Design complex_mean_square, start of the top module:
module complex_mean_square (
    input wire i_clk,
    input wire i_arst,
    input wire i_en,
    input wire [2:0] i_log2_samples,
    input wire        i_valid,
    input wire [31:0] i_y,
    input wire [31:0] i_y_hat,
    output reg        o_valid,
    output reg [63:0] o_data
);
make LEC_CHECK=0 ABC_AREA=1 CAP_MARGIN=20 CELL_PAD_IN_SITES_DETAIL_PLACEMENT=0 CORE_MARGIN=2 CORE_UTILIZATION=72 CTS_CLUSTER_SIZE=89 GPL_TIMING_DRIVEN=1 PLACE_DENSITY=0.42 SETUP_SLACK_MARGIN=1.57 SLEW_MARGIN=40 TNS_END_PERCENT=20 finish   # period 5.18 ns
run.sh (not shown) runs the stock make flow with config.mk's settings and CLKGATE_MAP_FILE=.
The first run stopped in global routing (GRT-0116).
==> next run, changes <==
ABC_AREA = not set   (was 1)
CELL_PAD_IN_SITES_DETAIL_PLACEMENT = not set   (was 0)
CTS_CLUSTER_SIZE = 98   (was 89)
GPL_TIMING_DRIVEN = not set   (was 1)
PLACE_DENSITY = not set   (was 0.42)
SETUP_SLACK_MARGIN = not set   (was 1.57)
SLEW_MARGIN = 20   (was 40)
TNS_END_PERCENT = 10   (was 20)
clock period = 9.82 ns   (was 5.18 ns; I/O delays follow)
Outcome: Now the flow produced a layout that fails on setup timing; die area is lower by a few percent; area after synthesis is lower by a few percent; synthesized cell count is lower by about a fifth.
==> next run, changes <==
ABC_AREA = 1   (was not set)
CTS_CLUSTER_SIZE = 30   (was 98)
PLACE_DENSITY = 0.65   (was not set)
TNS_END_PERCENT = not set   (was 10)
clock period = 7.29 ns   (was 9.82 ns; I/O delays follow)
Result:
- With this change the flow never finished: it broke off in global routing
- die area went up by 3.2%
- area after synthesis went up by 3.3%
- synthesized cell count went up by 18%
==> next run, changes <==
ABC_AREA = not set   (was 1)
CTS_CLUSTER_SIZE = not set   (was 30)
MAX_ROUTING_LAYER = met4   (was not set)
PLACE_DENSITY = not set   (was 0.65)
clock period = 10.3 ns   (was 7.29 ns; I/O delays follow)
What happened:
- The new run reached the layout checks and failed them: setup timing
- synthesized area decreases by 3.2%
- die area decreases by 3.1%
- synthesized cell count decreases by 16%

* * *

Starting RTL as in the previous note.
Design complex_mean_square, start of the top module:
module complex_mean_square (
    input wire i_clk,
    input wire i_arst,
    input wire i_en,
    input wire [2:0] i_log2_samples,
    input wire        i_valid,
    input wire [31:0] i_y,
    input wire [31:0] i_y_hat,
    output reg        o_valid,
    output reg [63:0] o_data
);
    wire [31:0] y_diff_w;
    wire [63:0] sq_diff_complex_w;
    wire        sq_diff_valid_w;
    wire [63:0] sum_res_w;
    wire [8:0]  num_samples_w = 1 << i_log2_samples;
    reg [8:0]  sample_rx_cnt_r;
    reg [8:0]  sample_proc_cnt_r;
    reg [1:0]  state_r, next_state_r;
    localparam S_IDLE      = 2'b00;
    localparam S_INIT      = 2'b01;
    localparam S_COMPUTING = 2'b10;
    localparam S_FINALIZE  = 2'b11;
    complex_adder_subtractor #(.WIDTH(32)) y_difference_module (
        .a(i_y),
        .b(i_y_hat),
        .addNotSub(1'b0),
        .result(y_diff_w)
    );
    complex_multiplier cpow_calculator (
        .a(y_diff_w),
        .b(y_diff_w),
        .result(sq_diff_complex_w)
    );
    assign sq_diff_valid_w = i_valid;
    complex_adder_subtractor #(.WIDTH(64)) square_sum (
        .a(o_data),  
        .b(sq_diff_complex_w),
        .addNotSub(1'b1),
        .result(sum_res_w)
    );
    always @(posedge i_clk or posedge i_arst) begin
        if (i_arst)
            state_r <= S_IDLE;
        else
            state_r <= next_state_r;
    end
    always @(*) begin
        next_state_r = state_r;
        case (state_r)
            S_IDLE:      if (i_en) next_state_r = S_INIT;
            S_INIT:      next_state_r = S_COMPUTING;
            S_COMPUTING: if (sample_rx_cnt_r == num_samples_w && sample_proc_cnt_r == num_samples_w)
                             next_state_r = S_FINALIZE;
            S_FINALIZE:  next_state_r = S_IDLE;
            default:     next_state_r = S_IDLE;
        endcase
    end
    always @(posedge i_clk or posedge i_arst) begin
        if (i_arst) begin
            o_valid           <= 1'b0;
            o_data            <= 64'b0;
            sample_rx_cnt_r   <= 9'b0;
            sample_proc_cnt_r <= 9'b0;
  ...
==> flow/config.mk <==
export PLATFORM = sky130hd
export DESIGN_NAME = complex_mean_square
export DESIGN_NICKNAME = complex_mean_square
export VERILOG_FILES = /design/flow/design.v
export SDC_FILE = /design/flow/constraint.sdc
export NUM_CORES = 4
export LEC_CHECK = 0
export CAP_MARGIN = 20
export CORE_MARGIN = 2
export CORE_UTILIZATION = 64
export CTS_CLUSTER_SIZE = 98
export SLEW_MARGIN = 20
export TNS_END_PERCENT = 10
==> flow/constraint.sdc <==
create_clock -name core_clock -period 5.26 [get_ports {i_clk}]
set_input_delay 1.0520 -clock core_clock [delete_from_list [all_inputs] [get_ports {i_clk}]]
set_output_delay 1.0520 -clock core_clock [all_outputs]
set_load 0.01 [all_outputs]
The starting point ran to the end with violations: negative setup slack.
==> next run, changes <==
Settings changed: CORE_UTILIZATION 64 to 24, CTS_CLUSTER_SIZE 98 to default, TNS_END_PERCENT 10 to default.
Clock period 5.26 ns to 13.1 ns, I/O delays scaled along.
- The changed run finished clean
- global-route usage falls by 24 points
- final area came out lower by 9.8%
- worst hold slack got worse by 28 ps
- flip-flop count does not change
- via count drops by 10%
- utilization falls by 54 points
- wire length is higher by 3.8%
- die size came out higher to 2.6 times its value
==> next run, changes <==
Settings changed: ABC_AREA from default to 1, CORE_UTILIZATION 24 to 67, CTS_CLUSTER_DIAMETER from default to 192.
Clock period 13.1 ns to 6.22 ns, I/O delays scaled along.
The changed run failed in 5_1_grt.
Die area drops by 63%.
Synthesized area climbs by 3.3%.
Synthesized cell count climbs by 18%.
==> next run, changes <==
Settings changed: CORE_UTILIZATION 67 to 72, CTS_CLUSTER_SIZE from default to 10, SETUP_SLACK_MARGIN from default to 0.8, SLEW_MARGIN 20 to 40.
Clock period 6.22 ns to 5.59 ns, I/O delays scaled along.
Outcome: The new run failed in 5_1_grt (GRT-0116). Synthesized area is unchanged. Die area falls by 6.8%. Synthesized cell count does not change.
==> next run, changes <==
Settings changed: ABC_AREA 1 to default, CORE_UTILIZATION 72 to 10, CTS_CLUSTER_DIAMETER 192 to default, CTS_CLUSTER_SIZE 10 to default, SETUP_SLACK_MARGIN 0.8 to default, SLEW_MARGIN 40 to 20.
Clock period 5.59 ns to 14.3 ns, I/O delays scaled along.
The new run finished with timing, DRC and antenna clean.
Synthesized area is lower by 3.2%.
Die size is higher to 6.8 times its value.
Synthesized cell count is lower by 16%.
